### flow/run.sh
#!/bin/bash
# the make line also repeats each setting of config.mk as NAME=value (left out here)
make -C /OpenROAD-flow-scripts/flow DESIGN_CONFIG=/design/flow/config.mk WORK_HOME=/design/flow/orfs CLKGATE_MAP_FILE= finish
### flow/constraint.sdc
create_clock -name core_clock -period 3.1 [get_ports {clk}]
set_input_delay 0.6200 -clock core_clock [delete_from_list [all_inputs] [get_ports {clk}]]
set_output_delay 0.6200 -clock core_clock [all_outputs]
set_load 0.01 [all_outputs]
### flow/config.mk
export PLATFORM = sky130hd
export DESIGN_NAME = cordic
export DESIGN_NICKNAME = cordic
export VERILOG_FILES = /design/flow/design.v
export SDC_FILE = /design/flow/constraint.sdc
export NUM_CORES = 4
export LEC_CHECK = 0
export ABC_AREA = 1
export CAP_MARGIN = 20
export CORE_MARGIN = 2
export CORE_UTILIZATION = 72
export CTS_CLUSTER_DIAMETER = 379
export CTS_CLUSTER_SIZE = 76
export PLACE_DENSITY = 0.66
export SETUP_SLACK_MARGIN = -0.19
export SLEW_MARGIN = 20
### flow/design.v
module cordic
  #(vectoring = 1,                                 
    width = 16,                                    
    iterations = width + 2,                        
    guard_bits = iterations - 1)                   
   (input  wire                       reset,       
    input  wire                       clk,         
    input  wire                       en,          
    input  wire  signed [width - 1:0] x0, y0, z0,  
    output logic signed [width    :0] x, y,        
    output logic signed [width - 1:0] z);          
   localparam logic signed [width - 1:0] pi_2 = 2**(width - 2);  
   function automatic logic signed [width + guard_bits - 1:0] atan_z(input integer i);
      case (i)
        0: atan_z = 33'd1073741824;
        1: atan_z = 33'd633866811;
        2: atan_z = 33'd334917815;
        3: atan_z = 33'd170009512;
        4: atan_z = 33'd85334662;
        5: atan_z = 33'd42708931;
        6: atan_z = 33'd21359677;
        7: atan_z = 33'd10680490;
        8: atan_z = 33'd5340327;
        9: atan_z = 33'd2670173;
        10: atan_z = 33'd1335088;
        11: atan_z = 33'd667544;
        12: atan_z = 33'd333772;
        13: atan_z = 33'd166886;
        14: atan_z = 33'd83443;
        15: atan_z = 33'd41722;
        16: atan_z = 33'd20861;
        17: atan_z = 33'd10430;
        default: atan_z = '0;
      endcase
   endfunction  
   logic signed [width + guard_bits    :0] xr[iterations + 1], yr[iterations + 1];
   logic signed [width + guard_bits - 1:0] zr[iterations + 1];
   always_ff @(posedge clk or posedge reset)
     if (reset)
       for (int i = 0; i < iterations + 1; ++i)
         begin
            xr[i] <= '0;
            yr[i] <= '0;
            zr[i] <= '0;
         end
     else
       if (en)
         for (int i = -1; i < iterations; ++i)
           if (i == -1)
             if (vectoring == 1)
               if (x0 < 0 && y0 >= 0)  
                 begin
                    xr[0] <= y0          << guard_bits;
                    yr[0] <= -x0         << guard_bits;
                    zr[0] <= (z0 + pi_2) << guard_bits;
                 end
               else if (x0 < 0 && y0 < 0)  
                 begin
                    xr[0] <= -y0         << guard_bits;
                    yr[0] <= x0          << guard_bits;
                    zr[0] <= (z0 - pi_2) << guard_bits;
                 end
               else
                 begin
                    xr[0] <= x0 << guard_bits;
                    yr[0] <= y0 << guard_bits;
                    zr[0] <= z0 << guard_bits;
                 end
             else
               if (z0[$left(z0)-:2] == 2'b10)  
                 begin
                    xr[0] <= y0          << guard_bits;
                    yr[0] <= -x0         << guard_bits;
                    zr[0] <= (z0 + pi_2) << guard_bits;
                 end
               else if (z0[$left(z0)-:2] == 2'b01)  
                 begin
                    xr[0] <= -y0         << guard_bits;
                    yr[0] <= x0          << guard_bits;
                    zr[0] <= (z0 - pi_2) << guard_bits;
                 end
               else
                 begin
                    xr[0] <= x0 << guard_bits;
                    yr[0] <= y0 << guard_bits;
                    zr[0] <= z0 << guard_bits;
                 end
           else
             if (vectoring == 1)
               if (yr[i] >= 0)
                 begin
                    xr[i + 1] <= xr[i] + (yr[i] >>> i);
                    yr[i + 1] <= yr[i] - (xr[i] >>> i);
                    zr[i + 1] <= zr[i] + atan_z(i);
                 end
               else
                 begin
                    xr[i + 1] <= xr[i] - (yr[i] >>> i);
                    yr[i + 1] <= yr[i] + (xr[i] >>> i);
                    zr[i + 1] <= zr[i] - atan_z(i);
                 end
             else
               if (zr[i] < 0)
                 begin
                    xr[i + 1] <= xr[i] + (yr[i] >>> i);
                    yr[i + 1] <= yr[i] - (xr[i] >>> i);
                    zr[i + 1] <= zr[i] + atan_z(i);
                 end
               else
                 begin
                    xr[i + 1] <= xr[i] - (yr[i] >>> i);
                    yr[i + 1] <= yr[i] + (xr[i] >>> i);
                    zr[i + 1] <= zr[i] - atan_z(i);
                 end
   always_ff @(posedge clk or posedge reset)
     if (reset)
       begin
          x <= '0;
          y <= '0;
          z <= '0;
       end
     else
       if (en)
         begin
            x <= round_result(xr[iterations]);
            y <= round_result(yr[iterations]);
            z <= round_result(zr[iterations]);
         end
   function signed [width:0] round_result(input signed [width + guard_bits:0] x);
      round_result = (x + 2**(guard_bits - 1)) >>> guard_bits;
   endfunction
endmodule
==> results of run 1 <==
[stage by stage]
stage               cells  hold WS [ns]
global placement    34200         0.454
detailed placement  34200         0.459
floorplan           28200         0.440
CTS                 34400         0.139
[timing repair]
action / in CTS
gates resized: 1082
pin swaps: 368
setup buffers: 180
setup endpoints to repair: 458
==> run notes, run 1 <==
Here are the numbers from the latest Yosys + OpenROAD run.

The flow did not finish. The stage where the flow stopped is global routing. The first error in the log reads "[ERROR GRT-0228] Horizontal edge usage exceeds the maximum allowed. (62, 63) usage=65535 limit=3200". The setup slack after placement came out at -0.505 ns. The simple logic cell fraction of the synthesized area came out at 33.1%.

The count of standard-cell rows came out at about 180. The number of unique standard cell types used by synthesis came out at 71. The number of buffers created by CTS is 26. The async set or reset register ratio after synthesis is 100%. The post-detailed-placement cell area is between 200000 and 250000 µm².

The hold buffer count at cts is 0. The longest clock path from root to sink contains 3 buffers. The synthesized netlist cell count is 28100. A synthesized cell averages 6.33 µm². The chip area line of the yosys report is 178000 µm². According to the floorplan report, the die width is approximately 500 µm. The number of flip-flops and latches in the synthesized netlist came out at 1698.

Among all cell types in the netlist, the one instantiated most often is sky130_fd_sc_hd__nand2_1. The die footprint came out at 251000 µm². The commonest cells after synthesis are 6993 x sky130_fd_sc_hd__nand2_1, 3854 x sky130_fd_sc_hd__inv_1, 3108 x sky130_fd_sc_hd__nor2_1, 2239 x sky130_fd_sc_hd__o21ai_0, 2111 x sky130_fd_sc_hd__nand3_1. The dominant cell type by area after synthesis is sky130_fd_sc_hd__dfrtp_1.

The cell total in the yosys stat output is 28100. The portion of netlist area occupied by mux cells came out at 0%. The final HPWL from detailed placement is 516000 µm. The clock tree has to reach 1698 sinks.

The warning count from the yosys run is 4. For this run, the leading register cell type out of synthesis is sky130_fd_sc_hd__dfrtp_1.

The synthesis run identifies the leading combinational cell family as simple AND/OR/NAND/NOR gates. After synthesis the cells add up to ~180000 µm². 101 I/O pins were placed. The fraction of the yosys area taken by sequential cells is between 20% and 30%. The total of buffers placed on input and output ports is about 100. The maximum level of the CTS H-tree is 1. The parity-gate share of the synthesized area counting xor and xnor cells came out at between 5 and 6%. Looking at the clock tree report, the root buffer type is sky130_fd_sc_hd__clkbuf_16. The core region area is 246000 µm². The AND-OR/OR-AND share of the synthesized area is roughly 17%. The height of the die is 501 µm.

The final weighted congestion in routability-driven placement came out at 1.14. The synthesized netlist devotes between 10 and 15% of its cell area to adder and majority cells. The number of flops mapped to enable cells by yosys is 0.

For this configuration, the core starts out at a cell density of 72.3%. The top cell type's share of synthesized area came out at 23.9%. The main area contributors are sky130_fd_sc_hd__dfrtp_1 24%, sky130_fd_sc_hd__nand2_1 15%, sky130_fd_sc_hd__ha_1 11%, sky130_fd_sc_hd__inv_1 8.1%, sky130_fd_sc_hd__nor2_1 6.6%.
==> run 2, diff against run 1 <==
ABC_AREA = 0   (was 1)
CELL_PAD_IN_SITES_GLOBAL_PLACEMENT = 0   (was not set)
CORE_UTILIZATION = 68   (was 72)
CTS_CLUSTER_DIAMETER = 325   (was 379)
CTS_CLUSTER_SIZE = 46   (was 76)
HOLD_SLACK_MARGIN = 0.29   (was not set)
MIN_ROUTING_LAYER = met1   (was not set)
PLACE_DENSITY = not set   (was 0.66)
PLACE_DENSITY_LB_ADDON = 0.18   (was not set)
SETUP_SLACK_MARGIN = not set   (was -0.19)
SLEW_MARGIN = 30   (was 20)
TNS_END_PERCENT = 70   (was not set)
clock period = 3.84 ns   (was 3.1 ns; I/O delays follow)
==> run 2 against run 1 <==
Net effect: the run again fails in global routing; area after synthesis decreased by 17%; die area is 12% lower; synthesized cell count shrank 41%.
==> run notes, run 2 <==
Here are the numbers from the latest Yosys + OpenROAD run.

The flow did not finish. It got as far as global routing and failed there. The maximum buffer depth of the clock tree came out at 3. The parity-gate share of the synthesized area counting xor and xnor cells is a little under an eighth.

Ranked by instance count, the synthesized netlist is headed by 1698 x sky130_fd_sc_hd__dfrtp_1, 1566 x sky130_fd_sc_hd__ha_1, 1389 x sky130_fd_sc_hd__a21oi_1, 1282 x sky130_fd_sc_hd__xnor2_1, 1128 x sky130_fd_sc_hd__nor2_1. The top cell type by instance count after synthesis is sky130_fd_sc_hd__dfrtp_1. The floorplan step defined a core boundary enclosing 215000 µm². The maximum level of the CTS H-tree came out at 2. The die footprint came out at ~220000 µm². For reference, the top logic cell family by area is AND-OR/OR-AND gates. The simple logic cell fraction of the synthesized area came out at 14.0%. In the synthesis report, Yosys lists the chip area as around 150000 µm². Counting the warning lines in the Yosys log gives 4.

The post-detailed-placement cell area came out at between 150000 and 200000 µm². RePlAce ended its routability-driven mode at a weighted congestion of 0.993. The count of standard-cell rows is 170. Per Yosys stat, the portion of area used by sequential elements is 28.8%.

The synthesized netlist cell count is 16500. The portion of netlist area occupied by mux cells is 8.34%.

The AND-OR/OR-AND share of the synthesized area came out at 20.6%. The final HPWL from detailed placement is 340000 µm. The height of the die is 470 µm. The cell total in the yosys stat output came out at 16500. The number of flops mapped to enable cells by yosys is 0. Summing the areas of all fa, ha and maj instances in the mapped netlist gives 13.9% of the synthesized area. The post-synth design cell area is 148000 µm².

The root buffer cell chosen for the clock tree is sky130_fd_sc_hd__clkbuf_16. By area the synthesized netlist is led by sky130_fd_sc_hd__dfrtp_1 29%, sky130_fd_sc_hd__ha_1 13%, sky130_fd_sc_hd__mux2_2 7.9%, sky130_fd_sc_hd__xnor2_1 7.6%, sky130_fd_sc_hd__a21oi_1 4.7%. For this design, the sink count on the clock tree is 1698. Before placement the cells fill 68.6% of the core. The synthesis report gives the async set-or-reset register share as 100%. The number of unique standard cell types used by synthesis came out at between 100 and 150. The number of buffers created by CTS is 42. The I/O pin count came out at roughly 100. The dominant cell type by area after synthesis is sky130_fd_sc_hd__dfrtp_1.

In the synthesized netlist the dominant register cell turns out to be sky130_fd_sc_hd__dfrtp_1. The total of buffers placed on input and output ports is 100. The x dimension of the die is 470 µm.

The average size of a mapped cell is 8.94 µm². The top cell type's share of synthesized area came out at 28.8%. The number of flip-flops and latches in the synthesized netlist is about 1700.
-- run 2: through the flow --
step | instances | hold slack (ns) | util (%) | setup slack, ns
after detailed placement | 22100 | 0.474 | 81.1 | -1.37
after global placement | 22100 | 0.464 | 81.1 | -1.37
after CTS | 22500 | 0.366 | 85.6 | -1.16
after floorplan | 16600 | 0.443 | - | -20.47
-- run 2: timing repair --
| action | 4_1_cts |
|---|---|
| endpoints found under the setup margin | 521 |
| hold endpoints to repair | 0 |
| pin swaps | 881 |
| buffers inserted | 327 |
| resized | 1425 |
| hold buffers | 0 |
==> run 3, diff against run 2 <==
ABC_AREA = not set   (was 0)
CELL_PAD_IN_SITES_DETAIL_PLACEMENT = 1   (was not set)
CELL_PAD_IN_SITES_GLOBAL_PLACEMENT = 3   (was 0)
CORE_ASPECT_RATIO = 1.57   (was not set)
CORE_MARGIN = 5   (was 2)
CORE_UTILIZATION = 39   (was 68)
CTS_CLUSTER_DIAMETER = not set   (was 325)
CTS_CLUSTER_SIZE = 39   (was 46)
HOLD_SLACK_MARGIN = not set   (was 0.29)
MIN_ROUTING_LAYER = not set   (was met1)
PLACE_DENSITY_LB_ADDON = not set   (was 0.18)
SLEW_MARGIN = 20   (was 30)
TNS_END_PERCENT = not set   (was 70)
clock period = 5.5 ns   (was 3.84 ns; I/O delays follow)
==> run 3 against run 2 <==
Net effect: die area is 77% higher; the run now finishes clean; area after synthesis did not move; synthesized cell count stayed put.
==> run notes, run 3 <==
The run has ended; figures from its reports follow.

In this design, the largest share of critical-path delay is due to AND-OR/OR-AND gates. The final count of hold timing violations came out at 0. The count of buffering cells on the critical path with inverters included is 0. STA reports a reg2reg setup slack of 0.18 ns. The AND-OR/OR-AND share of the synthesized area came out at 20.6%.

The sum of negative setup slack came out at 0 ns. The overall die size recorded for this design is 391000 µm². The number of unique standard cell types used by synthesis came out at 105. The upper clock frequency limit came out at about 190 MHz. The first global-routing pass estimated 780000 µm of wire. The clock tree synthesis step divided the H-tree into 4 levels.

On the worst path, the slowest cell contributes a delay of 0.51 ns. The longest clock path from root to sink contains 4 buffers. The number of antenna violations at the first check in global routing is 14. The endpoint of the worst hold-timing path is zr[12][3]$_DFFE_PP0P_. Global routing used 25.2% of the available tracks across all layers. The area recorded from the Yosys report for this design is 148000 µm². The iteration-0 DRC count of the detailed router is 4366. TritonCTS built the clock tree. The count of placed standard cells including taps came out at 21700. The normalized max-slew margin is between 20% and 30%.

The simple logic cell fraction of the synthesized area came out at 14.0%. The warning count from the yosys run is 4. The non-filler instance count after layout came out at 22100. The critical path arrival came out at 6.09 ns.

The average size of a mapped cell is 8.94 µm². The final weighted congestion in routability-driven placement came out at 0.871. Of the synthesized area, sequential elements account for 28.8%. The number of nets in the layout is 18600.

Sorting the synthesis cell report by count puts at the top sky130_fd_sc_hd__dfrtp_1. For reference, the placement row count at floorplan is ~280. The startpoint of the worst-slack reg-to-reg timing path is yr[6][10]$_DFFE_PP0P_. Once detail routing completed, the nets flagged for antenna violations numbered 0. Entering global routing, the biggest net connects ~160 pins. Pins over their slew limit in the final report were tallied at 0. The hold buffer count at cts is 0. The run finished with no timing, DRC or antenna violations.

For this run the aggregate overflow at the end of global routing stands at 0. The number of flip-flops and latches in the synthesized netlist came out at 1698. The top cell type's share of synthesized area is roughly 29%.

The height of the die came out at 781 µm. By area the synthesized netlist is led by sky130_fd_sc_hd__dfrtp_1 29%, sky130_fd_sc_hd__ha_1 13%, sky130_fd_sc_hd__mux2_2 7.9%, sky130_fd_sc_hd__xnor2_1 7.6%, sky130_fd_sc_hd__a21oi_1 4.7%.

The smallest hold slack came out at 0.467 ns. The cell total in the yosys stat output came out at 16500. The path depth of the worst reg2reg path came out at 20. The max-capacitance violation count is 0. The initial utilization of the core area, before any placement, comes to 39.1%.

Before any placement, the netlist area is recorded as 148000 µm². The layout overhead on the synthesized area came out at 11.6%. The total of buffers placed on input and output ports is 100.

The number of flops mapped to enable cells by yosys came out at 0. The root buffer selected by CTS is sky130_fd_sc_hd__clkbuf_16. The async set or reset register ratio after synthesis is about 100%. In the routed layout, each cell is associated on average with a via count of 5.63.

STA classifies the critical path endpoint as a register. In this run the critical path is formed by or3_1, nor3_2, nand3_1, or4_1, or3_1, or2_2, nand2_1, xnor2_1, ha_1, a21o_1, a21o_1, a21o_1, a21o_1, a21o_1, a21o_1, a41o_1, a31o_2, a21o_1, a211o_1, a22o_1. The synthesized netlist cell count came out at 16500.

Per the timing report, the most critical flop-to-flop path finishes at xr[7][31]$_DFFE_PP0P_. Setup repair after global routing left no endpoint under its margin. The number of iterations in the first detailed-routing pass came out at 5. The count of final setup violators is 0.

For the worst setup path, the data required time is ~6.3 ns. The final timing report lists clock skew as 0.0599 ns. The maximum fanout along the worst path is 4.

The wire length reported by the detailed router is 505000 µm. The minimum clock period after layout is around 5.3 ns. For the worst min-delay path, the startpoint reported by OpenROAD is zr[11][3]$_DFFE_PP0P_. The routed layout has ~120k vias. Note that the worst hold path type here is register to register. The average wire per standard cell came out at 22.9 µm.

The critical path starts at yr[6][10]$_DFFE_PP0P_. The total DRC errors in the routed layout is 0.

The post-CTS setup-driven buffer insertion count came out at 0. The via count of the first global-routing pass came to 133000. The count of clock tree sinks is 1698.

The x dimension of the die came out at approximately 500 µm. After Yosys synthesis, full adders, half adders and majority gates account for 13.9% of the synthesized area. Per the OpenROAD timing report, the critical path contains 20 cells. The main kind of combinational logic by area is AND-OR/OR-AND gates. The final critical path takes up 96.7% of the cycle.

The worst setup path is launched from a register. In the synthesized netlist, the cells that appear most often are 1698 x sky130_fd_sc_hd__dfrtp_1, 1566 x sky130_fd_sc_hd__ha_1, 1389 x sky130_fd_sc_hd__a21oi_1, 1282 x sky130_fd_sc_hd__xnor2_1, 1128 x sky130_fd_sc_hd__nor2_1. The timing report shows the most common cell along the critical path to be sky130_fd_sc_hd__a21o_1.

Along the worst hold path, the cell count comes to 1. The total area inside the core boundary comes to roughly 380000 µm².

The clock insertion delay at the later pin of the skew report came out at 0.92 ns. The I/O pin count is ~100. The parity-gate share of the synthesized area counting xor and xnor cells came out at 11.4%. On the critical path, the stage with the largest delay is an instance of sky130_fd_sc_hd__or4_1. The final HPWL from detailed placement came out at 412000 µm. The timing report gives the clock slew at the launch and capture registers of the worst setup and hold paths as around 0.07 ns. The stage logs contain a warning count of 92. The capture point of the critical path was reported as xr[7][31]$_DFFE_PP0P_.

Buffers inserted during clock tree synthesis total 204. The most used flip-flop cell after synthesis is sky130_fd_sc_hd__dfrtp_1. The number of fillers in the final layout came out at 43900. The transition time at the pin with the least slew margin came out at 1.09 ns.

The dominant cell type by area after synthesis is sky130_fd_sc_hd__dfrtp_1. The portion of netlist area occupied by mux cells is 8.34%. The startpoint-to-endpoint class of the critical path is register to register.
[run 3: what timing repair did]
item | 4_1_cts | 5_1_grt
pin swaps | 0 | 3
endpoints found under the setup margin | 2 | 24
gates resized | 1 | 22
hold endpoints to repair | 0 | 0
[run 3: cell type report]
class	instances	area [µm²]	area share, %
Clock inverter	107	1410	0.855
Tap cell	4987	6240	3.79
Inverter	661	2490	1.51
Antenna cell	4	10.0	0.00608
Multi-Input combinational cell	13800	101000	61.6
Timing Repair Buffer	546	4850	2.95
Clock buffer	262	5720	3.47
Sequential cell	1698	42500	25.8
[run 3: stage by stage]
stage	worst slack [ns]	util [%]	cell area, µm²
CTS	0.0227	43.5	165000
detailed placement	-0.0692	41.7	157000
finish	0.181	43.6	165000
floorplan	-19.14	-	148000
global route	0.00776	43.6	165000
global placement	-0.0360	41.7	157000
[run 3: layer usage]
layer	GRT usage, %	routed length (µm)	vias up
met2	53.5	296000	1181
met5	0	11	-
li1	-	-	60700
met1	23.5	173000	61300
met3	1.84	7640	925
met4	11.8	28400	2
==> run 4, diff against run 3 <==
ABC_AREA = 1   (was not set)
CELL_PAD_IN_SITES_DETAIL_PLACEMENT = not set   (was 1)
CELL_PAD_IN_SITES_GLOBAL_PLACEMENT = not set   (was 3)
CORE_ASPECT_RATIO = not set   (was 1.57)
CORE_MARGIN = 2   (was 5)
CORE_UTILIZATION = 72   (was 39)
CTS_CLUSTER_SIZE = not set   (was 39)
PLACE_DENSITY = 0.64   (was not set)
SETUP_SLACK_MARGIN = 0.85   (was not set)
clock period = 3.34 ns   (was 5.5 ns; I/O delays follow)
==> run 4 against run 3 <==
Net effect: the run now fails in global routing; area after synthesis rose by 20%; synthesized cell count rose by 70%; die area fell by 36%.
==> run notes, run 4 <==
Here are the numbers from the latest Yosys + OpenROAD run.

The warning count from the yosys run is 4. The die footprint came out at 251000 µm². The final weighted congestion in routability-driven placement is ~1.1. The adder-cell area share of the yosys netlist came out at between 10% and 20%.

The height of the die came out at 501 µm. The maximum buffer depth of the clock tree is 3. The parity-gate share of the synthesized area counting xor and xnor cells is 5.01%. The tool reported: "[ERROR GRT-0232] Routing congestion too high. Check the congestion heatmap in the GUI". Buffers inserted during clock tree synthesis total approximately 190. The core region area came out at 246000 µm². Across every metal layer, demand over resource in global routing totals 86.5%.

The post-synth design cell area came out at 178000 µm². The run stopped with a tool error. The async set or reset register ratio after synthesis came out at 100%. The AND-OR/OR-AND share of the synthesized area is 17.0%. The average size of a mapped cell is 6.33 µm².

The synthesis report names the predominant flop master as sky130_fd_sc_hd__dfrtp_1. Sequential cells were found to cover 23.9% of the synthesized design area. The maximum level of the CTS H-tree came out at 4.

The total of buffers placed on input and output ports is approximately 100. For this design, the sink count on the clock tree is 1698. By area the synthesized netlist is led by sky130_fd_sc_hd__dfrtp_1 24%, sky130_fd_sc_hd__nand2_1 15%, sky130_fd_sc_hd__ha_1 11%, sky130_fd_sc_hd__inv_1 8.1%, sky130_fd_sc_hd__nor2_1 6.6%. By area, the combinational part of the netlist is dominated by simple AND/OR/NAND/NOR gates. Yosys mapped the design onto 71 distinct sky130hd cell types. In this run the count of I/O pins placed on the die edge is 101. Sorting the synthesized cells by how often they occur yields 6993 x sky130_fd_sc_hd__nand2_1, 3854 x sky130_fd_sc_hd__inv_1, 3108 x sky130_fd_sc_hd__nor2_1, 2239 x sky130_fd_sc_hd__o21ai_0, 2111 x sky130_fd_sc_hd__nand3_1. The number of flops mapped to enable cells by yosys came out at 0.

The synthesized design devotes to its leading area cell type 23.9% of total area. The x dimension of the die is 501 µm. The number of flip-flops and latches in the synthesized netlist came out at 1698.

Once the floorplan was initialized, standard cells occupied 72.3% of the core. The post-detailed-placement cell area is 193000 µm². The chip area line of the yosys report came out at about 180000 µm². The simple logic cell fraction of the synthesized area came out at 33.1%.

The synthesized netlist cell count came out at about 28000. Note, the detailed placer reported a final HPWL of 488000 µm. Looking at area per cell type in the netlist, the leader is sky130_fd_sc_hd__dfrtp_1. For reference, the mux area share after synthesis is 0%. The aggregate global routing overflow came out at 8112. The cell total in the yosys stat output is 28100. The top cell type by instance count after synthesis is sky130_fd_sc_hd__nand2_1. The tree is rooted in a sky130_fd_sc_hd__clkbuf_16. The flow stopped in global routing.

The count of standard-cell rows is 182.
==> run 4: through the flow <==
| stage | setup slack, ns | util [%] | TNS [ns] | hold slack [ns] | std cells |
|---|---|---|---|---|---|
| detailed placement | -0.251 | 78.6 | -15.58 | 0.459 | 32500 |
| global placement | -0.140 | 78.6 | -2.04 | 0.454 | 32500 |
| floorplan | -20.87 | - | - | 0.440 | 28200 |
| CTS | -0.104 | 85.5 | -0.406 | 0.301 | 33200 |
==> run 4: metal layers <==
layer	GRT usage [%]	overflow
met5	62.5	55
met3	72.4	677
met1	85.6	1159
met2	102	4602
met4	82.8	1619
==> run 4: repair_timing <==
action	in CTS
pin swaps	831
setup endpoints to repair	1235
setup buffers	368
hold buffers	0
endpoints found under the hold margin	0
resized	1915
==> run 5, diff against run 4 <==
ABC_AREA = not set   (was 1)
SETUP_SLACK_MARGIN = not set   (was 0.85)
clock period = 4.59 ns   (was 3.34 ns; I/O delays follow)
==> run 5 against run 4 <==
Net effect: now fails the layout checks on negative setup slack; synthesized cell count is 41% lower; area after synthesis fell by 17%; die area decreased by 17%.
==> run notes, run 5 <==
The run has ended; figures from its reports follow.

The overall die size recorded for this design is about 210000 µm². The count of buffering cells on the critical path with inverters included came out at 0. The final weighted congestion in routability-driven placement is 1.07.

At the floorplan stage, the core utilization is reported as 72.3%. The maximum fanout along the worst path is 3. After synthesis the cells add up to 148000 µm². The parity-gate share of the synthesized area counting xor and xnor cells came out at 11.4%. The core region area came out at 204000 µm². The I/O pin count came out at between 100 and 150.

The total number of vias came out at ~130k. Across the routed clock network, the largest skew measured is 0.0399 ns. By area, the combinational part of the netlist is dominated by AND-OR/OR-AND gates.

The largest delay contributor family on the critical path is AND-OR/OR-AND gates. The report puts the hold buffer count at CTS at 0. The transition time at the pin with the least slew margin came out at about 1.0 ns. On the worst path, the slowest cell contributes a delay of 0.45 ns. The top cell type's share of synthesized area is 28.8%. The number of flip-flops and latches in the synthesized netlist is 1698. The worst register-to-register path has a depth of 20.

The iteration-0 DRC count of the detailed router came out at ~11000. The setup slack after placement is -0.558 ns.

TritonCTS built the clock tree. The largest net degree at the start of global routing is 189. In this run, distinct cell masters in the synthesized netlist total between 100 and 150. The cell sitting at the root of the clock tree is a sky130_fd_sc_hd__clkbuf_16. The area taken by flip-flops and latches came out at around 43000 µm².

The hold-critical path depth is 1. The average vias per placed instance came out at 6.41. Counting flops with an async set or reset pin after synthesis yields a share of 100%. Walking the worst path, the cells encountered are or3_4, nor3_4, nand2_2, or4_4, or3_4, o41ai_4, xnor2_1, ha_1, a21o_1, a21o_1, a21o_1, a21o_1, a21o_1, a21o_1, a21o_1, a41o_1, a31o_2, a21o_1, a211o_1, a22o_1.

The leading register cell type out of synthesis is sky130_fd_sc_hd__dfrtp_1. The number of fillers in the final layout is 12800.

Looking at the hold checks, the worst path lands on xr[14][12]$_DFFE_PP0P_. The sort of element at the start of the critical path is a register. The warning count from the yosys run came out at 4.

The register-to-register setup slack came out at -0.47 ns. Adding up every negative setup slack in the final design gives -7.12 ns. Yosys attributes the largest share of cell area to sky130_fd_sc_hd__dfrtp_1 29%, sky130_fd_sc_hd__ha_1 13%, sky130_fd_sc_hd__mux2_2 7.9%, sky130_fd_sc_hd__xnor2_1 7.6%, sky130_fd_sc_hd__a21oi_1 4.7%. sky130_fd_sc_hd__dfrtp_1 takes more of the synthesized area than any other cell. The combinational gate area came out at 104000 µm². In the final routed layout, each cell accounts on average for 20.7 µm.

After synthesis, the most frequently instantiated cells are 1698 x sky130_fd_sc_hd__dfrtp_1, 1566 x sky130_fd_sc_hd__ha_1, 1389 x sky130_fd_sc_hd__a21oi_1, 1282 x sky130_fd_sc_hd__xnor2_1, 1128 x sky130_fd_sc_hd__nor2_1. The via count of the first global-routing pass is 126000. The final count of hold timing violations is 0. The chip area line of the yosys report is ~150000 µm². The final HPWL from detailed placement is 317000 µm. The simple logic cell fraction of the synthesized area is 14.0%.

The endpoint required time on the critical path came out at 5.34 ns. The CTS clock-pin slew for the worst setup and hold paths came out at approximately 0.070 ns. The final period utilization is 110%. The startpoint of the lowest-slack hold path is xr[14][12]$_DFFE_PP0P_.

The max-slew violation count is 0. The minimum clock period after layout is 5.06 ns. The global-route total usage across every layer came out at 38.7%. The normalized max-slew margin came out at 30.2%. The most numerous cell type found on the critical path is sky130_fd_sc_hd__a21o_1.

The fraction of the yosys area taken by sequential cells came out at 28.8%. The max-capacitance violation count is 0. The startpoint of the worst-slack reg-to-reg timing path is yr[6][8]$_DFFE_PP0P_.

The total DRC errors in the routed layout is 0. The number of antenna violations at the first check in global routing came out at 5. The iteration count recorded for the first detailed-route pass is 6. The critical path in this run is classified as register to register.

Per the detailed-route log, wirelength across all metal layers totals 424000 µm. Setup repair after global routing could not meet its margin everywhere. The number of nets in the layout came out at roughly 19000. The checks that failed: negative setup slack. The worst register-to-register path ends at xr[7][31]$_DFFE_PP0P_.

The count of clock tree sinks is 1698. The global-route wire length before repair is 663000 µm. Relative to the synthesized area, the layout overhead comes to 15.5%. The count of final setup violators came out at 48. The number of buffers created by CTS is 187. Per the OpenROAD timing report, the critical path contains 20 cells.

The upper clock frequency limit came out at 197 MHz. The flow ran to the end, but the layout failed its checks. In this run the vertical extent of the chip is 457 µm.

The total of buffers placed on input and output ports is approximately 100. The capture point of the critical path was reported as xr[7][31]$_DFFE_PP0P_. The critical path arrival came out at 5.81 ns. The count of placed standard cells including taps came out at 20000. The adder-cell area share of the yosys netlist is 13.9%. Synthesis produced 16500 cells. In this run the core area contains between 150 and 200 standard-cell rows. Of the total synthesized cell area, the portion taken by AND-OR and OR-AND cells is just over 20%. As reported, the later end of the worst-skew pair has a clock insertion delay of just under 0.9 ns. The cell total in the yosys stat output is 16500. Tracing the worst setup path back leads to its startpoint at yr[6][8]$_DFFE_PP0P_. The worst-case setup margin in the final layout is -0.475 ns. The portion of netlist area occupied by mux cells came out at 8.34%.

The maximum level of the CTS H-tree came out at 4. The endpoint kind of the worst setup timing path is a register. Once layout is done, the placed cells without fillers occupy 170000 µm².

The average size of a mapped cell is between 8 and 9 µm². The OpenROAD warning count came out at 100. The path class of the lowest-slack min-delay path is register to register. The non-filler instance count after layout is 20500. The x dimension of the die came out at 457 µm. The placement stage leaves a total instance area of 159000 µm². The critical path's slowest stage uses the library cell sky130_fd_sc_hd__or4_4. Once detail routing completed, the nets flagged for antenna violations numbered 0. In the post-synthesis netlist, the cell with the most instances is sky130_fd_sc_hd__dfrtp_1. The clock passes through at most 3 buffers. The number of flops mapped to enable cells by yosys is 0.

The aggregate global routing overflow came out at 0.
## run 5: what timing repair did
| action | 4_1_cts | 5_1_grt |
|---|---|---|
| buffers inserted | 42 | 97 |
| pin swaps | 129 | 304 |
| resized | 226 | 535 |
| setup endpoints to repair | 132 | 257 |
## run 5: final cells by class
type | instances | share of cell area [%]
Clock inverter | 82 | 0.713
Tap cell | 2688 | 1.97
Inverter | 661 | 1.47
Multi-Input combinational cell | 13800 | 61.3
Antenna cell | 6 | 0.00881
Timing Repair Buffer | 1328 | 6.37
Sequential cell | 1698 | 25.0
Clock buffer | 259 | 3.19
## run 5: per-layer routing
layer / vias to the layer above / part of all wire, % / track usage [%]
li1: 62400 / - / -
met1: 63400 / 42 / 50.8
met2: 4551 / 46 / 63.4
met3: 1120 / 6.5 / 5.16
met4: 0 / 5.4 / 18.4
met5: - / 0 / 0
## run 5: through the flow
step | util [%] | hold WS, ns
floorplan | - | 0.443
global route | 83.5 | 0.506
global placement | 78.1 | 0.468
CTS | 82.0 | 0.489
detailed placement | 78.1 | 0.476
finish | 83.5 | 0.487
==> run 6, diff against run 5 <==
CORE_UTILIZATION = 32   (was 72)
CTS_CLUSTER_SIZE = 29   (was not set)
HOLD_SLACK_MARGIN = -0.06   (was not set)
PLACE_DENSITY = not set   (was 0.64)
PLACE_DENSITY_LB_ADDON = 0.03   (was not set)
SETUP_SLACK_MARGIN = -0.03   (was not set)
TNS_END_PERCENT = 60   (was not set)
clock period = 3.33 ns   (was 4.59 ns; I/O delays follow)
==> run 6 against run 5 <==
Net effect: the layout still fails its checks (negative setup slack); register-to-register slack worse by 1.2 ns; die area is 120% higher; critical path type unchanged.
==> run notes, run 6 <==
The run has ended; figures from its reports follow.

The run finished, with violations left. The checks that failed were negative setup slack. The first detailed-routing pass ran for 6 iterations. The hold buffer count at cts came out at 0. The number of flops mapped to enable cells by yosys is 0.

The global-route wire length before repair came out at 798000 µm. The x dimension of the die is 683 µm. The setup slack after placement came out at -2.23 ns. The upper clock frequency limit came out at 199 MHz. The core utilization at floorplan came out at 32.1%.

The cell total in the yosys stat output is 16500. Yosys reports that the leading cell type by area covers ~29% of the netlist area. The average vias per placed instance is about 5.0.

The maximum fanout along the worst path came out at 4. The die footprint came out at ~470000 µm². The count of final setup violators came out at 836. By startpoint and endpoint, the worst setup path is classified as register to register. Of the synthesized area, sequential elements account for 28.8%.

The chip area line of the yosys report is 148000 µm². The largest delay contributor family on the critical path is AND-OR/OR-AND gates. The register-to-register setup slack is -1.70 ns. The capture instance of the worst register-to-register path is xr[7][31]$_DFFE_PP0P_.

The floorplan report gives the top-level pin count as 101. On the critical path, the stage with the largest delay is an instance of sky130_fd_sc_hd__or4_4. The height of the die came out at between 600 and 700 µm. For this run, global-route usage on met2 was measured as 35.8%. The most used routing layer in global routing is met2. The maximum buffer depth of the clock tree came out at 4. The clock insertion delay at the later pin of the skew report is 0.98 ns. The AND-OR/OR-AND share of the synthesized area came out at 20.6%. Dividing the detail-routed wire length by the instance count gives 18.7 µm.

Of the total synthesized cell area, the portion taken by full adders, half adders and majority gates is 13.9%. The count of clock tree sinks is 1698. The critical path ends at xr[7][31]$_DFFE_PP0P_. The worst setup path is captured at a register. Yosys reported a register bit count of between 1500 and 2000.

The iteration-0 DRC count of the detailed router is just under 6000. The placement summary gives the final routability congestion estimate as 0.864. The path class of the lowest-slack min-delay path is input port to async pin. Tracing the worst setup path back leads to its startpoint at yr[6][8]$_DFFE_PP0P_. The max-capacitance violation count is 0. The OpenROAD warning count is 82.

The parity-gate share of the synthesized area counting xor and xnor cells came out at between 10% and 20%. STA classifies the critical path startpoint as a register. The async set or reset register ratio after synthesis came out at 100%. Entering global routing, the biggest net connects 128 pins. Before any placement, the netlist area is recorded as 148000 µm². Data arrives at the worst endpoint at 5.85 ns.

The routed layout reports a DRC error count of 0. The endpoint required time on the critical path came out at 4.14 ns. The instance count on the critical path is 20. The normalized max-slew margin came out at a little over a third. In the global route stage, overall resource usage came out at ~21%.

The net count of the finished layout is 23000. The final period utilization came out at 151%. Clock tree synthesis inserted a total of 231 buffers. The number of antenna violations at the first check in global routing is 7. For this run the detailed placement stage logged an HPWL of 418000 µm. For reference, the post-synthesis area per instance comes to 8.94 µm². The commonest register cell is sky130_fd_sc_hd__dfrtp_1. Once routing completed, OpenROAD measured the worst setup slack at -1.70 ns. The area growth from synthesis to layout is 43.9%.

The number of unique standard cell types used by synthesis is 105. The count of standard-cell rows came out at ~250.

The biggest area contributor in the post-synthesis netlist is sky130_fd_sc_hd__dfrtp_1. The post-layout instance area is around 210000 µm². In the synthesized netlist, the dominant kind of combinational cell is AND-OR/OR-AND gates.

The smallest hold slack came out at 0.182 ns. On met3, the global router reports a usage of 2.05%. The count of buffering cells on the critical path with inverters included is 0.

The minimum clock period after layout is 5.03 ns. Cells fill 46.2% of the core in the end. The final count of hold timing violations is 0. The max-slew violation count is 0. The total of buffers placed on input and output ports came out at 100.

By area the synthesized netlist is led by sky130_fd_sc_hd__dfrtp_1 29%, sky130_fd_sc_hd__ha_1 13%, sky130_fd_sc_hd__mux2_2 7.9%, sky130_fd_sc_hd__xnor2_1 7.6%, sky130_fd_sc_hd__a21oi_1 4.7%. The met1 track demand over resource in global routing came out at 30.5%. The post-detailed-placement cell area came out at 190000 µm². The CTS clock-pin slew for the worst setup and hold paths came out at 0.06 ns. The wire length reported by the detailed router is 520000 µm.

Setup repair after global routing could not meet its margin everywhere. The maximum single-stage delay on the critical path came out at around 0.52 ns. The H-tree generated during clock tree synthesis spans 4 levels. The worst clock skew on the final layout came out at 0.0686 ns. For reference, the critical path cell chain is or3_4, nor3_4, nand3_2, or4_4, or3_4, or2_4, nand2_2, xnor2_2, ha_1, a21o_1, a21o_1, a21o_1, a21o_1, a21o_1, a21o_1, a41o_1, a31o_4, a21o_1, a211o_1, a22o_1.

The core region area came out at 460000 µm². TritonCTS built the clock tree. The aggregate global routing overflow is 0. The remaining antenna violation count is 0. The transition time at the pin with the least slew margin came out at 0.957 ns.

The via count of the first global-routing pass came out at 136000. The path depth of the worst reg2reg path is 20. sky130_fd_sc_hd__dfrtp_1 is the most common cell in the netlist. For the worst reg-to-reg path, the startpoint reported by OpenROAD is yr[6][8]$_DFFE_PP0P_. After synthesis, the most frequently instantiated cells are 1698 x sky130_fd_sc_hd__dfrtp_1, 1566 x sky130_fd_sc_hd__ha_1, 1389 x sky130_fd_sc_hd__a21oi_1, 1282 x sky130_fd_sc_hd__xnor2_1, 1128 x sky130_fd_sc_hd__nor2_1. Synthesis produced 16500 cells. The total number of vias is 138000. Per the CTS log, the root buffer master is sky130_fd_sc_hd__clkbuf_16. The Yosys step of the flow raised 4 warnings.

The simple logic cell fraction of the synthesized area came out at approximately 14%. After synthesis, the share of cell area in mux cells is 8.34%. The most numerous cell on the critical path is sky130_fd_sc_hd__a21o_1.
-- run 6: what timing repair did --
item	CTS	global route
cloned	0	2
pin swaps	451	1053
hold endpoints to repair	0	0
buffers inserted	133	292
setup endpoints to repair	885	1012
resized	769	1696
-- run 6: through the flow --
step | cells | setup TNS, ns
after floorplan | 16600 | -
after global placement | 27000 | -739.34
after detailed placement | 27000 | -737.81
after CTS | 27500 | -597.48
after global routing | 27700 | -687.51
final | 27700 | -503.45
-- run 6: layout make-up --
class / instances / area (µm²)
Antenna cell: 3 / 7.51
Clock buffer: 330 / 6770
Clock inverter: 101 / 1260
Fill cell: 45400 / 247000
Inverter: 661 / 2540
Multi-Input combinational cell: 13800 / 112000
Sequential cell: 1698 / 42500
Tap cell: 6149 / 7690
Timing Repair Buffer: 4998 / 39800
-- run 6: per-layer routing --
| layer | vias to the layer above | part of all wire [%] |
|---|---|---|
| li1 | 69800 | - |
| met3 | 437 | 2.7 |
| met5 | - | 0.0025 |
| met2 | 1210 | 46 |
| met1 | 66100 | 49 |
| met4 | 2 | 1.9 |
==> run 7, diff against run 6 <==
ABC_AREA = 1   (was not set)
CORE_UTILIZATION = 72   (was 32)
CTS_CLUSTER_DIAMETER = 390   (was not set)
CTS_CLUSTER_SIZE = 95   (was 29)
HOLD_SLACK_MARGIN = not set   (was -0.06)
PLACE_DENSITY = 0.35   (was not set)
PLACE_DENSITY_LB_ADDON = not set   (was 0.03)
SETUP_SLACK_MARGIN = 0.91   (was -0.03)
TNS_END_PERCENT = 15   (was 60)
clock period = 3.39 ns   (was 3.33 ns; I/O delays follow)
==> run 7 against run 6 <==
Net effect: the run now fails in global routing; synthesized cell count increased by 70%; area after synthesis is 20% higher; die area is 46% lower.
==> run notes, run 7 <==
Here are the numbers from the latest Yosys + OpenROAD run.

The run stopped with a tool error. The stage where the flow stopped is global routing. The first error in the log reads "[ERROR GRT-0232] Routing congestion too high. Check the congestion heatmap in the GUI".

The main kind of combinational logic by area is simple AND/OR/NAND/NOR gates. In this run, the synthesized area fraction spent on AND-OR/OR-AND gates is recorded as 17.0%. RePlAce ended its routability-driven mode at a weighted congestion of about 1.1.

The fraction of the yosys area taken by sequential cells is a little under a quarter. The final HPWL from detailed placement came out at 481000 µm. The x dimension of the die is 501 µm. The chip occupies approximately 250000 µm². The post-synth design cell area came out at 178000 µm². Detailed placement reports a standard cell area of 191000 µm². The I/O pin count came out at 101.

Yosys printed 4 warnings. The cell total in the yosys stat output is 28100. In the post-synthesis netlist, the cell with the most instances is sky130_fd_sc_hd__nand2_1.

Global routing finished with a remaining overflow of 38. Yosys reports a chip area of 178000 µm². The top cell type's share of synthesized area is 23.9%. The height of the die came out at roughly 500 µm. The parity-gate share of the synthesized area counting xor and xnor cells came out at roughly 5%. The count of clock tree sinks is 1698.

According to the floorplan log, the row count is 182. The number of flops mapped to enable cells by yosys is 0. The maximum buffer depth of the clock tree came out at 3. The number of flip-flops and latches in the synthesized netlist is 1698. After synthesis, the netlist uses 71 different library cells. The count of placed standard cells including taps is 32200. The core utilization at floorplan is 72.3%. The global-route total usage across every layer is 66.7%. For this run, asynchronously set or reset flops after synthesis account for 100%.

Of the total synthesized cell area, the portion taken by full adders, half adders and majority gates is 11.5%. For reference, the top cells by area after synthesis are sky130_fd_sc_hd__dfrtp_1 24%, sky130_fd_sc_hd__nand2_1 15%, sky130_fd_sc_hd__ha_1 11%, sky130_fd_sc_hd__inv_1 8.1%, sky130_fd_sc_hd__nor2_1 6.6%. The total of buffers placed on input and output ports came out at around 100. The root buffer cell chosen for the clock tree is sky130_fd_sc_hd__clkbuf_16. The maximum level of the CTS H-tree is 1. The synthesized netlist cell count is 28100.

The average size of a mapped cell came out at between 6 and 7 µm². In the synthesized netlist the dominant register cell turns out to be sky130_fd_sc_hd__dfrtp_1. Sorting the synthesized cells by how often they occur yields 6993 x sky130_fd_sc_hd__nand2_1, 3854 x sky130_fd_sc_hd__inv_1, 3108 x sky130_fd_sc_hd__nor2_1, 2239 x sky130_fd_sc_hd__o21ai_0, 2111 x sky130_fd_sc_hd__nand3_1.

The number of buffers created by CTS came out at 21. The portion of netlist area occupied by mux cells came out at 0%. The core region area came out at 246000 µm². Per the synthesis report, the simple-gate share of the synthesized area is roughly a third. The dominant cell type by area after synthesis is sky130_fd_sc_hd__dfrtp_1.
## run 7: metrics by stage
| step | hold slack [ns] | setup slack (ns) | utilization, % |
|---|---|---|---|
| floorplan | 0.440 | -20.83 | - |
| global placement | 0.456 | -0.0755 | 77.5 |
| detailed placement | 0.459 | -0.194 | 77.5 |
| CTS | 0.193 | -0.0191 | 80.6 |
## run 7: what timing repair did
action                      CTS
setup endpoints to repair  1293
pin swaps                   552
buffers inserted            265
resized                    1367
hold buffers                  0
## run 7: routing by layer
metal / GRT usage (%) / overflow
met1: 70.2 / 1
met2: 84.9 / 5
met3: 47.7 / 16
met4: 56.7 / 15
met5: 34.3 / 1
==> run 8, diff against run 7 <==
ABC_AREA = not set   (was 1)
CAP_MARGIN = 15   (was 20)
CTS_CLUSTER_DIAMETER = not set   (was 390)
CTS_CLUSTER_SIZE = 22   (was 95)
PLACE_DENSITY = 0.64   (was 0.35)
SETUP_SLACK_MARGIN = 0.52   (was 0.91)
TNS_END_PERCENT = not set   (was 15)
clock period = 4.59 ns   (was 3.39 ns; I/O delays follow)
==> run 8 against run 7 <==
Net effect: the layout now fails its checks (negative setup slack); synthesized cell count decreased by 41%; die area decreased by 17%; area after synthesis decreased by 17%.
==> run notes, run 8 <==
The run has ended; figures from its reports follow.

The cell sequence reported for the critical path is nor4_2, buf_4, nand2_4, nor2_4, nand2_2, or4_4, or2_4, o41ai_4, xor2_1, ha_1, a21oi_1, nor2b_1, o21ai_1, nand2b_1, o21a_1, a211oi_4, o311ai_4, a21oi_2, o21bai_2, a221oi_2, xor2_1, mux2i_1. The average vias per placed instance is 6.61. The OpenROAD warning count is 100.

Ranked by total cell area, the synthesized netlist is headed by sky130_fd_sc_hd__dfrtp_1 29%, sky130_fd_sc_hd__ha_1 13%, sky130_fd_sc_hd__mux2_2 7.9%, sky130_fd_sc_hd__xnor2_1 7.6%, sky130_fd_sc_hd__a21oi_1 4.7%. The wire length reported by the detailed router is 462000 µm. The iteration-0 DRC count of the detailed router came out at 14000.

The endpoint required time on the critical path came out at 5.30 ns. The number of nets in the layout is 19600.

At the later pin of the worst-skew pair, clock insertion delay measures 0.88 ns. The layout overhead on the synthesized area came out at 19.6%. The tree is rooted in a sky130_fd_sc_hd__clkbuf_16. The top cell type by instance count after synthesis is sky130_fd_sc_hd__dfrtp_1. Per the final timing report, the hold violations number 0.

In the hold report, the worst path ends at zr[1][18]$_DFFE_PP0P_. The cell type that accounts for the most area after synthesis is sky130_fd_sc_hd__dfrtp_1. The worst path uses 111% of the clock period.

The STA report counts the stages on the worst setup path as 22.

The via count of the first global-routing pass was 129000. In the final routed layout, each cell accounts on average for 22.2 µm. The die footprint came out at 209000 µm². The number of unique standard cell types used by synthesis came out at roughly 110. The total number of vias is approximately 140k.

The maximum fanout along the worst path is 3. The post-synth design cell area is about 150000 µm². In this run the layout check failures are negative setup slack.

The synthesis run identifies the leading combinational cell family as AND-OR/OR-AND gates. Ranked by instance count, the synthesized netlist is headed by 1698 x sky130_fd_sc_hd__dfrtp_1, 1566 x sky130_fd_sc_hd__ha_1, 1389 x sky130_fd_sc_hd__a21oi_1, 1282 x sky130_fd_sc_hd__xnor2_1, 1128 x sky130_fd_sc_hd__nor2_1. The cell at the slowest stage of the critical path is sky130_fd_sc_hd__or4_4. In this run, the synthesized area fraction spent on xor and xnor cells is recorded as a little under an eighth. The initialized floorplan defines 166 standard-cell rows. The max-slew violation count is 0. The worst clock skew on the final layout is 0.0418 ns.

Note that the worst hold path type here is register to register. The run finished, with violations left. The post-route core utilization came out at 86.4%.

The count of final setup violators came out at 90. The count of clock tree sinks came out at roughly 1700. The upper clock frequency limit is 197 MHz. Global routing used between 30 and 40% of the available tracks across all layers.

The chip area line of the yosys report came out at 148000 µm². The run reported a max-capacitance violation count of 0. The adder-cell area share of the yosys netlist came out at 13.9%.

The first global-routing pass estimated 684000 µm of wire. The launch point of the critical path is xr[9][14]$_DFFE_PP0P_. For this run the aggregate overflow at the end of global routing stands at 0. The minimum clock period after layout came out at 5.09 ns. Of the total synthesized cell area, the portion taken by AND-OR and OR-AND cells is around a fifth. The CTS clock-pin slew for the worst setup and hold paths came out at ~0.060 ns. The transition time at the pin with the least slew margin came out at 1.14 ns. The number of hold buffers added after CTS was 0. The number of antenna violations at the first check in global routing is 8.

The number of buffers created by CTS came out at 187. The clock tree from TritonCTS is done.

In this design, the largest share of critical-path delay is due to AND-OR/OR-AND gates. The worst hold path begins at zr[0][18]$_DFFE_PP0P_. According to the floorplan report, the placeable core area is 204000 µm². The endpoint kind of the worst setup timing path is a register. For the worst setup path, the data arrival time is around 5.8 ns. Entering global routing, the biggest net connects 189 pins. The register-to-register setup slack is -0.50 ns. The simple logic cell fraction of the synthesized area is 14.0%. The worst-case max-slew headroom was logged as about a quarter. Looking at the clock tree report, the maximum root-to-sink buffer count equals 3.

The count of buffering cells on the critical path with inverters included is 1. The total of buffers placed on input and output ports is 100. The worst register-to-register path begins at xr[9][14]$_DFFE_PP0P_. The total DRC errors in the routed layout is 0. According to the I/O placement log, the pin count is 101.

The startpoint-to-endpoint class of the critical path is register to register. The fraction of the yosys area taken by sequential cells came out at between 20% and 30%. For this configuration, the core starts out at a cell density of 72.3%. The capture instance of the worst register-to-register path is yr[10][33]$_DFFE_PP0P_.

The final weighted congestion in routability-driven placement came out at 1.07. The most numerous cell on the critical path is sky130_fd_sc_hd__xor2_1. The async set or reset register ratio after synthesis is ~100%. The maximum single-stage delay on the critical path is around 0.48 ns. The average size of a mapped cell came out at 8.94 µm². The most used flip-flop cell after synthesis is sky130_fd_sc_hd__dfrtp_1. STA classifies the critical path startpoint as a register. Measured against the total synthesized area, the mux share comes to 8.34%. The warning count from the yosys run is 4. Once detailed placement completed, the half-perimeter wirelength came to 317000 µm. The height of the die is 457 µm.

The remaining antenna violation count is 0. The layout has 11000 filler cells. In this run the worst setup path terminates at yr[10][33]$_DFFE_PP0P_.

Setup repair after global routing could not meet its margin everywhere. For this run, the detailed router's first-pass iteration total came to 12. The H-tree was split into 4 levels. The number of flops mapped to enable cells by yosys came out at 0.

The x dimension of the die is 457 µm. The top cell type's share of synthesized area is 28.8%. The pre-CTS setup check shows a worst slack of -0.558 ns.

Once routing completed, OpenROAD measured the worst setup slack at -0.499 ns. The number of flip-flops and latches in the synthesized netlist is about 1700. Synthesis produced a netlist whose cell count is 16500. The hold-critical path depth came out at 2. For the worst flop-to-flop path, the logic depth is 22.

The cell total in the yosys stat output came out at 16500.
[run 8: area by class of cell]
class                      instances  area, µm²  area share (%)
antenna                            8       20.0          0.0113
clock buffer                     259       5440            3.09
clock inverter                    82       1210           0.689
inverter                         661       2520            1.43
multi-input combinational      13800     108000            61.1
sequential                      1698      42500            24.1
tap                             2688       3360            1.91
timing repair buffer            1622      13600            7.72
[run 8: layer usage]
| layer | track usage [%] | routed length [µm] |
|---|---|---|
| met1 | 51.6 | 181000 |
| met2 | 65.5 | 212000 |
| met3 | 5.90 | 37700 |
| met4 | 20.2 | 31200 |
| met5 | 0 | 115 |
[run 8: timing repair]
item                       in CTS  in global routing
cloned                          0                  1
resized                       813                797
pin swaps                     498                524
setup endpoints to repair     410                573
buffers inserted              214                203
[run 8: through the flow]
stage | TNS, ns | std cells | instance area [µm²] | hold slack (ns)
after floorplan | - | 16600 | 148000 | 0.443
after global placement | -10.63 | 20000 | 159000 | 0.468
after detailed placement | -17.00 | 20000 | 159000 | 0.476
after CTS | -4.23 | 20600 | 171000 | 0.489
after global routing | -29.62 | 20800 | 176000 | 0.506
final | -13.72 | 20800 | 176000 | 0.486
==> run 9, diff against run 8 <==
CAP_MARGIN = 20   (was 15)
CTS_CLUSTER_SIZE = not set   (was 22)
SETUP_SLACK_MARGIN = not set   (was 0.52)
clock period = 4.54 ns   (was 4.59 ns; I/O delays follow)
==> run 9 against run 8 <==
Net effect: count of clock-buffer cells in the layout increased by 20; area after synthesis unchanged; critical path depth down 2; utilization is 2.0 points lower; still fails the layout checks on negative setup slack; highest routed layer unchanged; register-to-register slack improved by 0.08 ns; die area unchanged; hold slack got worse by 0.0019 ns; global-route usage down 0.078 points.
==> run notes, run 9 <==
The run has ended; figures from its reports follow.

The final timing summary puts the cycle share of the worst path at 109%. The routed length on met3 came out at roughly 31000 µm. The wire length reported by the detailed router came out at 441000 µm. The core utilization at floorplan is 72.3%. The run finished, with violations left. The root buffer selected by CTS is sky130_fd_sc_hd__clkbuf_16. The critical path arrival is 5.71 ns. The iteration-0 DRC count of the detailed router came out at around 13000. The routed metal-1 wire length is roughly 180000 µm. The warning count from the yosys run is 4.

The number of antenna violations at the first check in global routing is 8. Using the TritonRoute via totals, the vias-per-cell ratio works out to 6.51. The number of buffers created by CTS came out at 190.

The upper clock frequency limit is approximately 200 MHz. The final HPWL from detailed placement came out at 322000 µm. The worst register-to-register path ends at xr[7][31]$_DFFE_PP0P_. The number of flip-flops and latches in the synthesized netlist came out at 1698.

Per the OpenROAD floorplan log, the area of the core is 204000 µm². The global-route wire length before repair is between 600000 and 700000 µm. The capture point of the critical path was reported as xr[7][31]$_DFFE_PP0P_.

The path depth of the worst reg2reg path is 20. Setup repair after global routing could not meet its margin everywhere.

The worst-case setup margin in the final layout came out at -0.423 ns. The layout overhead on the synthesized area is 16.8%. The final timing report lists a max-slew violation count of 0. Per STA, the worst path accumulates the most delay in the family AND-OR/OR-AND gates.

In this run the cell area measured after placement is 160000 µm². Multiplexer cells account for 8.34% of the synthesized area. After synthesis, the most frequently instantiated cells are 1698 x sky130_fd_sc_hd__dfrtp_1, 1566 x sky130_fd_sc_hd__ha_1, 1389 x sky130_fd_sc_hd__a21oi_1, 1282 x sky130_fd_sc_hd__xnor2_1, 1128 x sky130_fd_sc_hd__nor2_1. Global routing used 39.9% of the available tracks across all layers. Tracing the worst setup path back leads to its startpoint at yr[6][8]$_DFFE_PP0P_. The met2 routed wirelength is 206000 µm.

STA puts the critical path data required time at 5.29 ns. The async set or reset register ratio after synthesis is around 100%. Once detail routing completed, the nets flagged for antenna violations numbered 0.

The endpoint kind of the worst setup timing path is a register. The x dimension of the die is 457 µm. The clock arrives with 0.0240 ns of skew.

The I/O pin count came out at 101. The cell total in the yosys stat output came out at approximately 16000. Looking at the worst setup and hold paths, the clock pins of their registers show a slew of 0.06 ns. The startpoint of the lowest-slack hold path is yr[13][4]$_DFFE_PP0P_.

The total number of vias came out at 134000. The maximum level of the CTS H-tree is 4. After layout, the minimum clock period comes to 4.96 ns. The highest routed metal layer is met5.

The maximum fanout along the worst path came out at 3. The total of buffers placed on input and output ports came out at about 100. The die footprint came out at 209000 µm².

In the synthesized netlist, the number of instances is 16500. The largest net degree at the start of global routing came out at 225. The startpoint-to-endpoint class of the critical path is register to register.

The normalized max-slew margin is 28.1%. The checks that failed were negative setup slack.

The count of buffering cells on the critical path with inverters included is 0. The register-to-register setup slack is -0.42 ns.

For this run, the register share of the synthesized area comes to 28.8%. STA classifies the critical path startpoint as a register. As reported, the later end of the worst-skew pair has a clock insertion delay of 0.87 ns. Yosys shows that the main logic family after synthesis is AND-OR/OR-AND gates. The max-capacitance violation count came out at 0.

In this run, synthesis inferred 0 flip-flops with an integrated enable. The via count of the first global-routing pass was 129000. The synthesized netlist devotes about 14% of its cell area to adder and majority cells. Of the post-synthesis cell area, the dominant cell type holds 28.8%. The count of final setup violators came out at 50.

The congestion estimate from routability-driven global placement came to 1.00.

The average wire per standard cell came out at between 20 and 25 µm. The hold buffer count at cts is 0. According to the report, the first pass of detailed routing completed in 8 iterations. The count of clock tree sinks is 1698. The number of nets in the layout came out at 19500. The report lists the cells along the critical path as or3_4, nor3_4, nand2_2, or4_4, or3_4, o41ai_4, xnor2_1, ha_1, a21o_1, a21o_1, a21o_1, a21o_1, a21o_1, a21o_1, a21o_1, a41o_1, a31o_2, a21o_1, a211o_1, a22o_1. STA shows the worst min-delay path finishing at yr[13][4]$_DFFE_PP0P_. After Yosys synthesis, AND-OR and OR-AND compound gates account for around a fifth of the synthesized area. The final hold violation count recorded for this run is 0. The OpenROAD warning count came out at 105. The count of standard-cell rows came out at around 170. The aggregate global routing overflow came out at 0. The dominant cell type by area after synthesis is sky130_fd_sc_hd__dfrtp_1.

TritonCTS built the clock tree. The transition time at the pin with the least slew margin came out at 1.08 ns. The post-layout instance area is ~170000 µm². The number of unique standard cell types used by synthesis came out at 105.

In this run the vertical extent of the chip is between 400 and 500 µm. The mapped netlist covers roughly 150000 µm². The simple logic cell fraction of the synthesized area came out at between 10% and 20%. The leading register cell type out of synthesis is sky130_fd_sc_hd__dfrtp_1. The number of cells on the worst hold path is listed as 1. The top cell type by instance count after synthesis is sky130_fd_sc_hd__dfrtp_1. Per the detail_route report, DRC violations left total 0. The setup slack after placement came out at -0.625 ns.

The smallest hold slack is slightly below 0.5 ns. The parity-gate share of the synthesized area counting xor and xnor cells is 11.4%. On the worst path, the slowest cell contributes a delay of 0.43 ns. Yosys attributes the largest share of cell area to sky130_fd_sc_hd__dfrtp_1 29%, sky130_fd_sc_hd__ha_1 13%, sky130_fd_sc_hd__mux2_2 7.9%, sky130_fd_sc_hd__xnor2_1 7.6%, sky130_fd_sc_hd__a21oi_1 4.7%. The largest individual stage delay along the critical path comes from the cell sky130_fd_sc_hd__or4_4.

STA reports the tightest min-delay check as being of type register to register. The number of fillers in the final layout came out at 12100. For the worst reg-to-reg path, the startpoint reported by OpenROAD is yr[6][8]$_DFFE_PP0P_.

The chip area line of the yosys report came out at around 150000 µm². Per the OpenROAD timing report, the critical path contains 20 cells. The clock passes through at most 3 buffers. The timing report shows the most common cell along the critical path to be sky130_fd_sc_hd__a21o_1. The average size of a mapped cell is 8.94 µm².
## run 9: cell type report
class / count / area [µm²] / area share, %
multi-input cells: 13800 / 105000 / 61.2
clock buffers: 279 / 5600 / 3.25
clock inverters: 76 / 991 / 0.575
well taps: 2688 / 3360 / 1.95
flip-flops and latches: 1698 / 42500 / 24.7
diodes: 8 / 20.0 / 0.0116
repair buffers: 1445 / 11900 / 6.89
inverters: 661 / 2510 / 1.45
## run 9: timing repair
item                       CTS  global route
pin swaps                  181           378
buffers inserted            68           110
gates resized              316           642
setup endpoints to repair  157           293
## run 9: per-layer routing
metal	up-vias	GRT usage, %
met3	1392	5.82
li1	62600	-
met1	65000	51.6
met2	5410	65.5
met4	4	19.8
met5	-	0
## run 9: through the flow
stage	cells	utilization [%]	TNS, ns
after floorplan	16600	-	-
after global placement	20100	78.4	-16.48
after detailed placement	20100	78.4	-24.82
after CTS	20500	82.6	-4.52
after global routing	20600	84.4	-22.85
final	20600	84.4	-6.96
==> run 10, diff against run 9 <==
ABC_AREA = 0   (was not set)
CELL_PAD_IN_SITES_GLOBAL_PLACEMENT = 0   (was not set)
CTS_CLUSTER_DIAMETER = 325   (was not set)
CTS_CLUSTER_SIZE = 22   (was not set)
MIN_ROUTING_LAYER = met1   (was not set)
PLACE_DENSITY = 0.66   (was 0.64)
SETUP_SLACK_MARGIN = 0.66   (was not set)
SLEW_MARGIN = 30   (was 20)
TNS_END_PERCENT = 45   (was not set)
clock period = 4.81 ns   (was 4.54 ns; I/O delays follow)
==> run 10 against run 9 <==
Net effect: the layout still fails its checks (negative setup slack); largest cell class unchanged; area after synthesis did not move; utilization fell by 3.0 points; sequential cell count did not move; cell count fell by 2.9%; sequential share of layout area rose by 0.91 points; count of clock-buffer cells in the layout fell by 174; synthesized cell count did not move; critical endpoint unchanged; die area did not move; clock skew rose by 0.019 ns; via count fell by 3.4%; wire length fell by 5.8%.
==> run notes, run 10 <==
The run has ended; figures from its reports follow.

The average vias per placed instance came out at 6.48. The average size of a mapped cell is 8.94 µm². The CTS clock-pin slew for the worst setup and hold paths came out at 0.10 ns. Measured against its own limit, the worst slew margin works out to 24.4%. The core utilization at floorplan is between 70% and 80%. The routed length on met3 is 25400 µm. The number of warnings reported in the stage logs is 107.

The final count of hold timing violations is 0. Yosys instantiated no cell more often than sky130_fd_sc_hd__dfrtp_1. In the Yosys report, the sequential cells make up around 29% of the chip area.

The run finished, with violations left. The adder-cell area share of the yosys netlist is around 14%. The post-synth count of flops with an enable pin is 0.

The root buffer selected by CTS is sky130_fd_sc_hd__clkbuf_16. The number of fillers in the final layout came out at 13500. The endpoint required time on the critical path is 5.49 ns. The launch point of the critical path is yr[6][10]$_DFFE_PP0P_. The area growth from synthesis to layout is 12.7%. The count of buffering cells on the critical path with inverters included came out at 0. The worst-case setup margin in the final layout came out at -0.209 ns. The leading register cell type out of synthesis is sky130_fd_sc_hd__dfrtp_1. The final HPWL from detailed placement came out at around 310000 µm. The count of final setup violators came out at 11. The post-synth design cell area came out at between 100000 and 150000 µm². The largest delay contributor family on the critical path is AND-OR/OR-AND gates. The initialized floorplan defines 166 standard-cell rows.

The die footprint came out at 209000 µm². The number of nets in the layout is 19000. The final period utilization is 104%. The I/O pin count came out at between 100 and 150.

Per the synthesis report, the XOR/XNOR share of the synthesized area is between 10% and 20%. The post-route core utilization came out at 81.4%. Per the timing report, the most critical flop-to-flop path finishes at xr[7][31]$_DFFE_PP0P_. Yosys shows that the main logic family after synthesis is AND-OR/OR-AND gates.

The placed instances occupy a cell area of roughly 160000 µm².

The cell sequence reported for the critical path is or3_4, nor3_4, nand2_2, or4_4, or3_4, o41ai_4, xnor2_1, ha_1, a21o_1, a21o_1, a21o_1, a21o_1, a21o_1, a21o_1, a21o_1, a41o_1, a31o_2, a21o_1, a211o_1, a22o_1. The startpoint-to-endpoint class of the critical path is register to register. The path class of the lowest-slack min-delay path is register to register. The total DRC errors in the routed layout came out at 0. The number of antenna violations at the first check in global routing came out at 5.

The upper clock frequency limit is around 200 MHz. The number of unique standard cell types used by synthesis came out at ~110. For the pin with the worst max-slew slack, the measured transition is 1.13 ns. Clock tree synthesis inserted a total of 87 buffers.

Sorting the Yosys area breakdown by cell type puts at the top sky130_fd_sc_hd__dfrtp_1. The final weighted congestion in routability-driven placement came out at 1.01. The max-capacitance violation count came out at 0. STA classifies the critical path endpoint as a register.

As logged by OpenROAD, the buffers inserted on ports number 100. The aggregate global routing overflow is 0. The maximum fanout along the worst path came out at 3. The AND-OR/OR-AND share of the synthesized area is 20.6%.

The sum of negative setup slack came out at -0.870 ns. Across all register-to-register paths, the minimum setup slack is -0.21 ns. In this run the layout check failures are negative setup slack. The core region area is roughly 200000 µm².

The simple logic cell fraction of the synthesized area came out at 14.0%. The post-layout instance area came out at roughly 170000 µm². For this block, the routed nets add up to 415000 µm of wire. The maximum single-stage delay on the critical path came out at 0.45 ns. The endpoint of the worst hold-timing path is zr[4][1]$_DFFE_PP0P_. STA classifies the critical path startpoint as a register. The chip area line of the yosys report is 148000 µm². The timing report shows that the slowest cell on the worst path is sky130_fd_sc_hd__or4_4.
-- run 10: area by class of cell --
cell class                 count  area, µm²  area share [%]
antenna                        3       7.51         0.00452
clock buffer                 105       2330            1.40
clock inverter                 4       46.3          0.0278
inverter                     661       2500            1.50
multi-input combinational  13800     106000            63.9
sequential                  1698      42500            25.6
tap                         2688       3360            2.02
timing repair buffer        1092       9230            5.55
-- run 10: metrics by stage --
| stage | std cells | hold slack (ns) |
|---|---|---|
| 3_5_place_dp | 19600 | 0.474 |
| 6_report | 20000 | 0.493 |
| 4_1_cts | 19800 | 0.496 |
| 3_3_place_gp | 19600 | 0.466 |
| 5_1_grt | 20000 | 0.510 |
| 2_1_floorplan | 16600 | 0.443 |
-- run 10: routing by layer --
metal	vias up	global-route usage [%]
met5	-	0
met4	2	17.2
met3	1063	4.13
met2	4424	61.9
met1	62700	49.8
li1	61600	-
-- run 10: what timing repair did --
action / CTS / global route
pin swaps: 330 / 461
gates resized: 517 / 672
hold buffers: 0 / 0
buffers inserted: 119 / 210
setup endpoints to repair: 391 / 563
